==> v34: inputs <==
==> flow/design.v (excerpt) <==
module gioco(
	i_ani_stb,														 
	i_clk,															 
	i_rst,															 
	i_animate,														 
	i_dx, 															 
	i_sx,																 
	i_start,															 
	o_x1_pal, o_x2_pal,											 
	o_y1_pal, o_y2_pal,
	o_x1_nav, o_x2_nav,											 
	o_y1_nav, o_y2_nav,
	bri1,bri2,bri3,bri4,bri5,bri6,bri7,bri8,bri9,bri10, 
	ok, ko,															 
	ff_life															 
);
Settings: LEC_CHECK=0, CAP_MARGIN=20, CORE_MARGIN=2, CORE_UTILIZATION=72, CTS_CLUSTER_DIAMETER=366, PLACE_DENSITY=0.42, SLEW_MARGIN=20, TNS_END_PERCENT=10; clock period 13.0 ns.
run.sh (not shown) runs the stock make flow with config.mk's settings and CLKGATE_MAP_FILE=.
==> v6: changes against v34 <==
--- a/flow/config.mk
+++ b/flow/config.mk
@@ -8,7 +8,6 @@
 export CAP_MARGIN = 20
 export CORE_MARGIN = 2
-export CORE_UTILIZATION = 72
-export CTS_CLUSTER_DIAMETER = 366
-export PLACE_DENSITY = 0.42
+export CORE_UTILIZATION = 58
+export CTS_CLUSTER_DIAMETER = 167
+export CTS_CLUSTER_SIZE = 100
 export SLEW_MARGIN = 20
-export TNS_END_PERCENT = 10
==> flow/constraint.sdc (replaced) <==
create_clock -name core_clock -period 24.0 [get_ports {i_clk}]
set_input_delay 4.8000 -clock core_clock [delete_from_list [all_inputs] [get_ports {i_clk}]]
set_output_delay 4.8000 -clock core_clock [all_outputs]
set_load 0.01 [all_outputs]
==> impl_metrics.env <==
# implementation run metrics
export IMPL_stop_stage="clock tree synthesis"
export IMPL_row_count=50
export IMPL_status="did not finish"
export IMPL_place_congestion=1.30
export IMPL_error_line="[ERROR DPL-0038] Utilization greater than 100%, impossible to legalize"
export IMPL_dp_slack_ns=-4.48
[end of results for v34]
==> impl_metrics.env <==
# physical design summary
export IMPL_status="no timing/DRC/antenna violations"
export IMPL_htreeDepth=3
export IMPL_hold_end="ff.o_red3[1]$_SDFFE_PP1P_"
export IMPL_row_count=56
export IMPL_place_congestion=1.05
export IMPL_dp_slack_ns=3.39
[end of results for v6]

* * *

==> run E: inputs <==
Starting RTL as in the previous note.
make LEC_CHECK=0 ABC_AREA=1 CAP_MARGIN=35 CORE_MARGIN=2 CORE_UTILIZATION=50 CTS_CLUSTER_DIAMETER=307 CTS_CLUSTER_SIZE=21 MIN_ROUTING_LAYER=met1 PLACE_DENSITY_LB_ADDON=0.1 SETUP_SLACK_MARGIN=-1.5 SLEW_MARGIN=20 finish   # period 15.2 ns
==> run A: changes against run E <==
==> flow/config.mk (replaced) <==
export PLATFORM = sky130hd
export DESIGN_NAME = gioco
export DESIGN_NICKNAME = gioco
export VERILOG_FILES = /design/flow/design.v
export SDC_FILE = /design/flow/constraint.sdc
export NUM_CORES = 4
export LEC_CHECK = 0
export CAP_MARGIN = 25
export CELL_PAD_IN_SITES_DETAIL_PLACEMENT = 2
export CORE_MARGIN = 2
export CORE_UTILIZATION = 62
export CTS_CLUSTER_SIZE = 21
export GPL_ROUTABILITY_DRIVEN = 0
export HOLD_SLACK_MARGIN = 0.26
export MAX_ROUTING_LAYER = met4
export MIN_ROUTING_LAYER = met2
export PLACE_DENSITY_LB_ADDON = 0.13
export SETUP_SLACK_MARGIN = 1.92
export SLEW_MARGIN = 30
==> results <==
Run A aborted during 3_5_place_dp with DPL-0033. Run E completed and failed the layout checks on negative setup slack.
Between run E and run A, the lower area after synthesis is in run A (gap about 6%, measured against run A).
Between run E and run A, the lower synthesized cell count is in run A (gap about 30%, measured against run A).
Of run A and run E, run E has the higher die area (gap about 23%, measured against run E).
==> figures <==
metric	run E	run A
Result of the run	failed layout checks	aborted with a tool error
Stage where the flow stopped	-	3_5_place_dp
Reasons for failing layout checks	negative setup slack	-
Combined area of all synthesized cells	14,700 um2	13,800 um2
Synth Area per Inst	5.62 um2	6.91 um2
Area figure in the yosys stat output	14,700 um2	13,800 um2
Post-synth mux share	0%	2.52%
Floorplan core density	51.0%	63.2%
DIE WIDTH	175 um	153 um
Number of placed I/O pins	101	101
Number of placement rows	62	54
Xor/xnor cell area share of the yosys netlist	6.25%	11.9%
Simple logic cell fraction of the synthesized area	44.6%	31.0%
Adder Share, Synth	9.56%	10.2%
Complex Gates by Area	14.3%	26.4%
Cell type with the largest total area after synthesis	nand2_1	dfxtp_1
Mapped Nets	2,731	2,120
Die Outline Area	30,700 um2	23,500 um2
Area leader share	15.6%	11.1%
Number of instances in the synthesized netlist	2,613	2,002
Number of standard cells reported by yosys	2,613	2,002
Die boundary height	175 um	153 um
Number of unique standard cell types used by synthesis	63	107
Core region area	28,800 um2	21,900 um2
Proportion of synthesized chip area in sequential cells	10.5%	11.1%

* * *

==> run a <==
gioco again, from the RTL that the note above started with.
Design gioco, start of the top module:
module gioco(
	i_ani_stb,														 
	i_clk,															 
	i_rst,															 
	i_animate,														 
	i_dx, 															 
	i_sx,																 
	i_start,															 
	o_x1_pal, o_x2_pal,											 
	o_y1_pal, o_y2_pal,
	o_x1_nav, o_x2_nav,											 
	o_y1_nav, o_y2_nav,
	bri1,bri2,bri3,bri4,bri5,bri6,bri7,bri8,bri9,bri10, 
	ok, ko,															 
	ff_life															 
);
clock: 16.2 ns
lec_check: 0
cap_margin: 20
core_margin: 2
core_utilization: 72
cts_cluster_size: 36
place_density_lb_addon: 0.28
slew_margin: 30
==> run b: changes against run a <==
CORE_UTILIZATION = 68   (was 72)
CTS_CLUSTER_SIZE = 40   (was 36)
PLACE_DENSITY_LB_ADDON = default   (was 0.28)
SLEW_MARGIN = 20   (was 30)
==> flow/constraint.sdc (replaced) <==
create_clock -name core_clock -period 16.9 [get_ports {i_clk}]
set_input_delay 3.3800 -clock core_clock [delete_from_list [all_inputs] [get_ports {i_clk}]]
set_output_delay 3.3800 -clock core_clock [all_outputs]
set_load 0.01 [all_outputs]
==> qor.yml <==
so_faults: "setup timing"
die_w_um: 147
setup_viol: 2
status: "finished with violations"
setup_ws_ps: -683
fp.dieH_um: 147
-- figures above: run b

==> qor.yml <==
stop_stage: "5_1_grt"
fp.dieH_um: 143
status: "aborted with a tool error"
firstError: "[ERROR GRT-0232] Routing congestion too high. Check the congestion heatmap in the GUI."
die_w_um: 143
-- figures above: run a


* * *

==> build 93: inputs <==
Starting RTL as in the previous note.
## gioco
module gioco(
	i_ani_stb,														 
	i_clk,															 
	i_rst,															 
	i_animate,														 
	i_dx, 															 
	i_sx,																 
	i_start,															 
	o_x1_pal, o_x2_pal,											 
	o_y1_pal, o_y2_pal,
	o_x1_nav, o_x2_nav,											 
	o_y1_nav, o_y2_nav,
	bri1,bri2,bri3,bri4,bri5,bri6,bri7,bri8,bri9,bri10, 
	ok, ko,															 
	ff_life															 
);
Settings: LEC_CHECK=0, ABC_AREA=1, CAP_MARGIN=35, CORE_MARGIN=10, CORE_UTILIZATION=50, CTS_CLUSTER_DIAMETER=177, CTS_CLUSTER_SIZE=92, MIN_ROUTING_LAYER=met1, PLACE_DENSITY_LB_ADDON=0.16, SLEW_MARGIN=20, TNS_END_PERCENT=20; clock period 15.2 ns.
==> build 79: changes against build 93 <==
- CORE_MARGIN: 10 -> 2
- CORE_UTILIZATION: 50 -> 28
- CTS_CLUSTER_DIAMETER: 177 -> 238
- CTS_CLUSTER_SIZE: 92 -> 21
- PLACE_DENSITY_LB_ADDON: 0.16 -> 0.1
- TNS_END_PERCENT: 20 -> default
==> results.txt <==
routed wire length per instance = 16.4 microns
violation count after the first detailed-route iteration = 1745
status = finished with violations
worst slack at placement = -1320 ps
total setup violations reported at the end of the flow = 2
Std-Cell Rows = 62
slack of the critical path = -653 ps
Layout Check Fails = negative setup slack
count of buffers added by post-CTS timing repair for setup = 7
[end of results for build 93]
==> results.txt <==
status = finished with violations
Layout Check Fails = negative setup slack
count of buffers added by post-CTS timing repair for setup = 66
total setup violations reported at the end of the flow = 2
chip width = 233 microns
final cell count without fillers = 3735
routed wire length per instance = 16.8 microns
list of most frequent post-synthesis cells = 609 x sky130_fd_sc_hd__nand2_1, 461 x sky130_fd_sc_hd__inv_1, 333 x sky130_fd_sc_hd__nand3_1, 221 x sky130_fd_sc_hd__nor2_1, 125 x sky130_fd_sc_hd__o21ai_0
slack of the critical path = -485 ps
Std-Cell Rows = 83
[end of results for build 79]

* * *

==> inputs of run B <==
Starting RTL as in the previous note.
make LEC_CHECK=0 ABC_AREA=1 CAP_MARGIN=20 CELL_PAD_IN_SITES_DETAIL_PLACEMENT=2 CORE_ASPECT_RATIO=1.22 CORE_MARGIN=9 CORE_UTILIZATION=55 GPL_TIMING_DRIVEN=0 MIN_ROUTING_LAYER=met2 PLACE_DENSITY_LB_ADDON=0.17 SETUP_SLACK_MARGIN=5.0 SLEW_MARGIN=20 finish   # period 30.5 ns
==> inputs of run D, as changes to run B <==
CELL_PAD_IN_SITES_DETAIL_PLACEMENT = 1   (was 2)
CELL_PAD_IN_SITES_GLOBAL_PLACEMENT = 0   (was not set)
CORE_ASPECT_RATIO = not set   (was 1.22)
CORE_UTILIZATION = 68   (was 55)
CTS_CLUSTER_SIZE = 70   (was not set)
GPL_ROUTABILITY_DRIVEN = 1   (was not set)
MIN_ROUTING_LAYER = met1   (was met2)
PLACE_DENSITY_LB_ADDON = not set   (was 0.17)
SETUP_SLACK_MARGIN = not set   (was 5.0)
==> flow/constraint.sdc (replaced) <==
create_clock -name core_clock -period 24.0 [get_ports {i_clk}]
set_input_delay 4.8000 -clock core_clock [delete_from_list [all_inputs] [get_ports {i_clk}]]
set_output_delay 4.8000 -clock core_clock [all_outputs]
set_load 0.01 [all_outputs]
==> out/results.ini <==
[status]
status=did not finish
haltStage=detailed placement (3_5_place_dp)
error=[ERROR DPL-0033] detailed placement checks failed during check placement.

[floorplan]
chipWidth_um=166
fp_util=0.562
die_y_um=198
core_area_um2=26100

That was run B.
==> out/results.ini <==
[status]
error=[ERROR DPL-0033] detailed placement checks failed during check placement.
haltStage=detailed placement (3_5_place_dp)
status=did not finish

[floorplan]
fp_util=0.696
chipWidth_um=165
die_y_um=165
core_area_um2=21100

[synth]
yosys.area_share.aoi=0.143
common_cells=609 x nand2_1, 461 x inv_1, 333 x nand3_1
xor_share=0.0625
ys_area_um2=14700
top_area_cell=nand2_1
ys_types=63
synth_area_um2=14700

That was run D.
